## top
module top(input clk, rst_raw, up, left, right, down, 
           input [15:0]switches, output dp,a,b,c,d,e,f,g, output [3:0]anode,
           output load_done, output reg fsm_done);
    wire [7:0] A, B;     
    wire [3:0] init_ram_addr, fsm_ram_addr, ram_addr;    
    wire [1:0] rf_w_addr;
    wire rf_w_en;
    wire ram_w_en, init_ram_w_en, fsm_ram_w_en;    
    wire [1:0] reg_r_addr1, reg_r_addr2, reg_r_addr3, reg_r_addr4;
    wire [7:0] init_w_ram_data, fsm_w_ram_data, 
               w_ram_data, r_ram_data;   
    wire acc_en, acc_clear;
    wire done;
    wire [3:0] pp0, pp1;  
    wire [1:0] A1, A2, B1, B2;   
    wire [4:0] acc;  
    wire [4:0] C11, C12, C21, C22;   
    wire up_clean, left_clean, rst, right_clean, down_clean;    
    reg load_en;
    reg load_button;     
    reg start_button;    
    reg C11_button, C12_button, C21_button, C22_button;  
    reg display;     
    debouncer udb(.clk(clk), .raw(up), .clean(up_clean)); 
    debouncer ldb(.clk(clk), .raw(left), .clean(left_clean)); 
    debouncer cdb(.clk(clk), .raw(rst_raw), .clean(rst));  
    debouncer rdb(.clk(clk), .raw(right), .clean(right_clean)); 
    debouncer ddb(.clk(clk), .raw(down), .clean(down_clean)); 
    load_RAM init(.clk(clk), 
                  .rst(rst), 
                  .en(load_en), 
                  .button(load_button), 
                  .matrices(switches), 
                  .write_en(init_ram_w_en), 
  ...
Settings: LEC_CHECK=0, ABC_AREA=1, CAP_MARGIN=25, CELL_PAD_IN_SITES_DETAIL_PLACEMENT=1, CORE_ASPECT_RATIO=1.42, CORE_MARGIN=5, CORE_UTILIZATION=51, CTS_CLUSTER_DIAMETER=221, GPL_ROUTABILITY_DRIVEN=0, GPL_TIMING_DRIVEN=0, MAX_ROUTING_LAYER=met4, MIN_ROUTING_LAYER=met2, PLACE_DENSITY_LB_ADDON=0.16, SETUP_SLACK_MARGIN=1.44, SLEW_MARGIN=30; clock period 7.52 ns.
run.sh (not shown) runs the stock make flow with config.mk's settings and CLKGATE_MAP_FILE=.
The first run produced a clean layout.
Next try:
CAP_MARGIN = 20   (was 25)
CELL_PAD_IN_SITES_GLOBAL_PLACEMENT = 0   (was unset)
CORE_ASPECT_RATIO = unset   (was 1.42)
CORE_MARGIN = 3   (was 5)
CORE_UTILIZATION = 21   (was 51)
CTS_CLUSTER_DIAMETER = unset   (was 221)
GPL_TIMING_DRIVEN = 1   (was 0)
MAX_ROUTING_LAYER = unset   (was met4)
PLACE_DENSITY_LB_ADDON = unset   (was 0.16)
SETUP_SLACK_MARGIN = 0.0   (was 1.44)
SLEW_MARGIN = 20   (was 30)
TNS_END_PERCENT = 75   (was unset)
clock period = 2.79 ns   (was 7.52 ns; I/O delays follow)
What happened: The new run ran to the end with no violations; synthesized cell count does not change; hold slack loses 0.037 ns; total power went up to 2.7 times its value; setup slack got worse by 3.6 ns; combinational power grows to 2.6 times its value; non-clock buffer count goes down by 10; clock power climbs to 2.9 times its value; synthesized area does not change; final area rises by 4.6%; die area goes up by 120%; register-to-register slack gets worse by 4.2 ns.
Next try:
ABC_AREA = unset   (was 1)
CELL_PAD_IN_SITES_DETAIL_PLACEMENT = unset   (was 1)
CELL_PAD_IN_SITES_GLOBAL_PLACEMENT = unset   (was 0)
CORE_MARGIN = 2   (was 3)
CORE_UTILIZATION = 66   (was 21)
GPL_ROUTABILITY_DRIVEN = unset   (was 0)
GPL_TIMING_DRIVEN = unset   (was 1)
MIN_ROUTING_LAYER = unset   (was met2)
SETUP_SLACK_MARGIN = 1.5   (was 0.0)
TNS_END_PERCENT = unset   (was 75)
clock period = 6.6 ns   (was 2.79 ns; I/O delays follow)
Power decreases by 61%. Sequential power goes down by about 56%. Synthesized area came out higher by about 2.3%. Worst hold slack gets better by 0.036 ns. Flip-flop count is unchanged. Final cell count came out lower by about 33%. Core utilization increases by 49 points. Setup slack gets better by 2.5 ns. Critical path depth came out lower by 4.
Next try:
CORE_UTILIZATION = 72   (was 66)
CTS_CLUSTER_SIZE = 14   (was unset)
clock period = 6.16 ns   (was 6.6 ns; I/O delays follow)
After rerunning:
- The changed run ran to the end with no violations
- area after synthesis is unchanged
- cell area went down by 0.54%
- routed wire length went up by 1.1%
- critical path depth stays the same
- setup slack is worse by 0.27 ns
- power went up by 6.3%
- final cell count went down by 0.63%
- sequential cell count stays the same
Next try:
ABC_AREA = 1   (was unset)
CTS_CLUSTER_SIZE = 15   (was 14)
PLACE_DENSITY_LB_ADDON = 0.16   (was unset)
SETUP_SLACK_MARGIN = 0.36   (was 1.5)
clock period = 2.55 ns   (was 6.16 ns; I/O delays follow)
Effect: The changed run completed without violations; total power went up to 2.6 times its value; global-route usage went up by 2.5 points; first-iteration DRC count went up by a few percent; synthesized area went down by a few percent; worst hold slack degrades by 0.028 ns; final cell count went up by about a fifth; routed wire length went up by roughly a tenth; register-to-register slack degrades by 2.9 ns; via count went up by roughly a tenth; worst setup slack degrades by 2.5 ns; cell area went up by a few percent.
Next try:
ABC_AREA = unset   (was 1)
CORE_UTILIZATION = 40   (was 72)
CTS_CLUSTER_SIZE = unset   (was 15)
PLACE_DENSITY_LB_ADDON = unset   (was 0.16)
SETUP_SLACK_MARGIN = unset   (was 0.36)
clock period = 4.46 ns   (was 2.55 ns; I/O delays follow)
After rerunning: Non-clock buffer count shrinks by 34; global-route usage fell by 14 points; register-to-register slack is better by 1.3 ns; power shrinks by about 47%; routed wire length shrinks by about 13%.

========
Setup of build 92:
top again, from the RTL that the note above started with.
Design top, start of the top module:
module top(input clk, rst_raw, up, left, right, down, 
           input [15:0]switches, output dp,a,b,c,d,e,f,g, output [3:0]anode,
           output load_done, output reg fsm_done);
clock: 3.21 ns
lec_check: 0
abc_area: 1
cap_margin: 35
cell_pad_in_sites_detail_placement: 1
cell_pad_in_sites_global_placement: 2
core_margin: 4
core_utilization: 40
cts_cluster_size: 65
gpl_routability_driven: 0
gpl_timing_driven: 0
min_routing_layer: met2
place_density_lb_addon: 0.04
slew_margin: 20
Build 92: PASS, flow complete, no timing, DRC or antenna violations
## Diff of input files: build 21 against build 92
==> flow/config.mk <==
export PLATFORM = sky130hd
export DESIGN_NAME = top
export DESIGN_NICKNAME = top
export VERILOG_FILES = /design/flow/design.v
export SDC_FILE = /design/flow/constraint.sdc
export NUM_CORES = 4
export LEC_CHECK = 0
export CAP_MARGIN = 0
export CELL_PAD_IN_SITES_GLOBAL_PLACEMENT = 2
export CORE_MARGIN = 8
export CORE_UTILIZATION = 40
export GPL_ROUTABILITY_DRIVEN = 0
export MAX_ROUTING_LAYER = met4
export MIN_ROUTING_LAYER = met2
export SLEW_MARGIN = 20
==> flow/constraint.sdc <==
create_clock -name core_clock -period 10.0 [get_ports {clk}]
set_input_delay 2.0000 -clock core_clock [delete_from_list [all_inputs] [get_ports {clk}]]
set_output_delay 2.0000 -clock core_clock [all_outputs]
set_load 0.01 [all_outputs]
Findings:
Comparing the two runs side by side, build 21 comes out ahead of build 92 on minimum hold slack.
Of the two values seen for slowest cell on the critical path, clkbuf_1 was produced by build 92 and a2111oi_0 by build 21.
Looking at start point of the critical path, the cdb.clean result is from build 92; the rst_raw one comes from build 21.
Taking build 92 as the reference, in build 21 via density per instance grew by 4.3%; average wire per cell in the routed design grew by 2.0%.
Inputs modified between build 21 and build 2:
==> flow/config.mk <==
export PLATFORM = sky130hd
export DESIGN_NAME = top
export DESIGN_NICKNAME = top
export VERILOG_FILES = /design/flow/design.v
export SDC_FILE = /design/flow/constraint.sdc
export NUM_CORES = 4
export LEC_CHECK = 0
export CAP_MARGIN = 0
export CORE_MARGIN = 2
export CORE_UTILIZATION = 72
export CTS_CLUSTER_SIZE = 19
export HOLD_SLACK_MARGIN = 0.24
export SLEW_MARGIN = 20
==> flow/constraint.sdc <==
create_clock -name core_clock -period 2.36 [get_ports {clk}]
set_input_delay 0.4720 -clock core_clock [delete_from_list [all_inputs] [get_ports {clk}]]
set_output_delay 0.4720 -clock core_clock [all_outputs]
set_load 0.01 [all_outputs]
==> results <==
Layout checks on build 2: not met. Flow itself completed; violations: negative setup slack.
Logic gate share of total power (lower): build 21
Diff build 21 -> build 2: sequential share of layout area went down 2.2 points, final cell utilization of the core went up 42 points.

========
== v46 ==
Starting RTL as in the previous note.
Design top, start of the top module:
module top(input clk, rst_raw, up, left, right, down, 
           input [15:0]switches, output dp,a,b,c,d,e,f,g, output [3:0]anode,
           output load_done, output reg fsm_done);
Settings: LEC_CHECK=0, ABC_AREA=1, CAP_MARGIN=35, CELL_PAD_IN_SITES_DETAIL_PLACEMENT=2, CELL_PAD_IN_SITES_GLOBAL_PLACEMENT=1, CORE_ASPECT_RATIO=1.5, CORE_MARGIN=4, CORE_UTILIZATION=40, CTS_CLUSTER_SIZE=33, GPL_ROUTABILITY_DRIVEN=1, GPL_TIMING_DRIVEN=0, MIN_ROUTING_LAYER=met2, PLACE_DENSITY_LB_ADDON=0.04, SLEW_MARGIN=20; clock period 3.21 ns.
Per the final summary, v46 finished and its layout is clean on timing, DRC and antenna.
Changes in v34 relative to v46:
- CAP_MARGIN: 35 -> 20
- PLACE_DENSITY_LB_ADDON: 0.04 -> unset
- CTS_CLUSTER_SIZE: 33 -> unset
- CELL_PAD_IN_SITES_DETAIL_PLACEMENT: 2 -> unset
- CORE_ASPECT_RATIO: 1.5 -> unset
- CELL_PAD_IN_SITES_GLOBAL_PLACEMENT: 1 -> unset
- CORE_MARGIN: 4 -> 2
- ABC_AREA: 1 -> unset
- CORE_UTILIZATION: 40 -> 66
- MIN_ROUTING_LAYER: met2 -> unset
- GPL_ROUTABILITY_DRIVEN: 1 -> unset
- GPL_TIMING_DRIVEN: 0 -> unset
- the clock period (ns, I/O delays scaled along): 3.21 -> 4.33
[summary]
- On storage element area, v46 and v34 are neck and neck.
- Via count: v34 < v46
- For the met1 wire length, v34 came in 11,000 um higher than v46 did.
- NOTE cell total after placement v46->v34 decreased by more than 10%
- Part of the total power dissipated in the clock network (higher): v46
- Compared with v46, v34 degrades synthesized area.
- Reported for v46 and v34, async set-or-reset flop fraction in the synthesized netlist turned out identical to the last digit.
- Going from v46 to v34, count of inserted tapcells shrank by more than a quarter.
- Total power improves in v34 relative to v46.
Setup changes, v34 to v41
- changing CAP_MARGIN from 20 to 0
- setting CTS_CLUSTER_SIZE to 19 for the first time
- changing CORE_UTILIZATION from 66 to 72
- changing the clock period (ns, I/O delays scaled along) from 4.33 to 2.36
[summary]
- v41 has routed wire length above what v34 had.
- v41: share of the cycle needed by the critical path after routing 29 points above v34
- Completing all stages was not enough for v41: its layout failed the final checks because of negative setup slack.
- Setup slack in v41 is smaller than in v34.
- Between v34 and v41, the worst path required time is higher for v34.
> inputs changed (v41 -> v26)
- CAP_MARGIN now 20, was 0
- CTS_CLUSTER_SIZE now 10, was 19
- the clock period (ns, I/O delays scaled along) now 2.43, was 2.36
Notes after the runs:
- On post-layout period usage of the worst path: v26 sits below v41.
- Between v41 and v26, the difference in number of global-route vias before repair is negligible.
- Looking at net switching power, v26 sits 4.8% below v41.
- Power per unit of standard cell area: v26 lower than v41
- Per the comparison of v26 with v41, global-route wire length before repair now sits higher; worst setup slack now sits higher; portion of total power attributed to the clock network now sits lower.
- v26: register-to-register slack higher than v41
- v26 finished every step from synthesis to the final layout, and the layout passed the timing, design-rule and antenna checks.
Here is what was changed in the inputs of v35 compared with v26.
- SETUP_SLACK_MARGIN now 0.37, previously not set
- CTS_CLUSTER_DIAMETER now 396, previously not set
- HOLD_SLACK_MARGIN now 0.29, previously not set
- CTS_CLUSTER_SIZE now 21, was 10
- PLACE_DENSITY_LB_ADDON now 0.16, previously not set
- ABC_AREA now 1, previously not set
Results
- On v35: setup slack is 0.066 ns higher than what v26 gave.
- Re placed standard-cell area: v35 is 750 um2 down on v26.
- Comparing final cell count for v26 and v35, the bigger number came from v35.
- Going from v26 to v35, clock latency on the worst-skew pair decreased 0.03 ns, path length in cells of the critical path has decreased, worst slack at placement went up.
- Comparing v26 and v35, register-to-register slack is higher on v35.
- Master of the slowest instance on the critical path = clkdlybuf4s50_1: v26; master of the slowest instance on the critical path = fa_2: v35
- v35 vs v26, total die size went down by about 2.2%.
- v35 went all the way through the flow, and no timing, DRC or antenna check failed.
- Via density per instance: v35 < v26
- v26 → v35: post-cts repair resize count increased by 14 relative to the old numbers, stage delay of the slowest cell on the critical path moved up.
[inputs] v53 vs v35
- SETUP_SLACK_MARGIN changed from 0.37 to 0.36
- CAP_MARGIN changed from 20 to 40
- CTS_CLUSTER_DIAMETER changed from 396 to 25
- HOLD_SLACK_MARGIN removed (was 0.29)
- CTS_CLUSTER_SIZE changed from 21 to 15
- the clock period (ns, I/O delays scaled along) changed from 2.43 to 2.36
### Flow results
Summary of v53 over v35: placed instance area went up, H-tree level count picked up an extra 1, sequential-to-total area share from yosys stat shows no meaningful change, clock sink total saw little to no change. v53: it failed with a tool error in 5_1_grt, so there are no final results. Compared v53 vs v35, and number of gates given a new drive strength after cts is up in v53. Compared to v35, v53 has setup slack at placement 0.088 ns lower.
Power figures rest on the tool's default switching activity, not on a simulated workload.
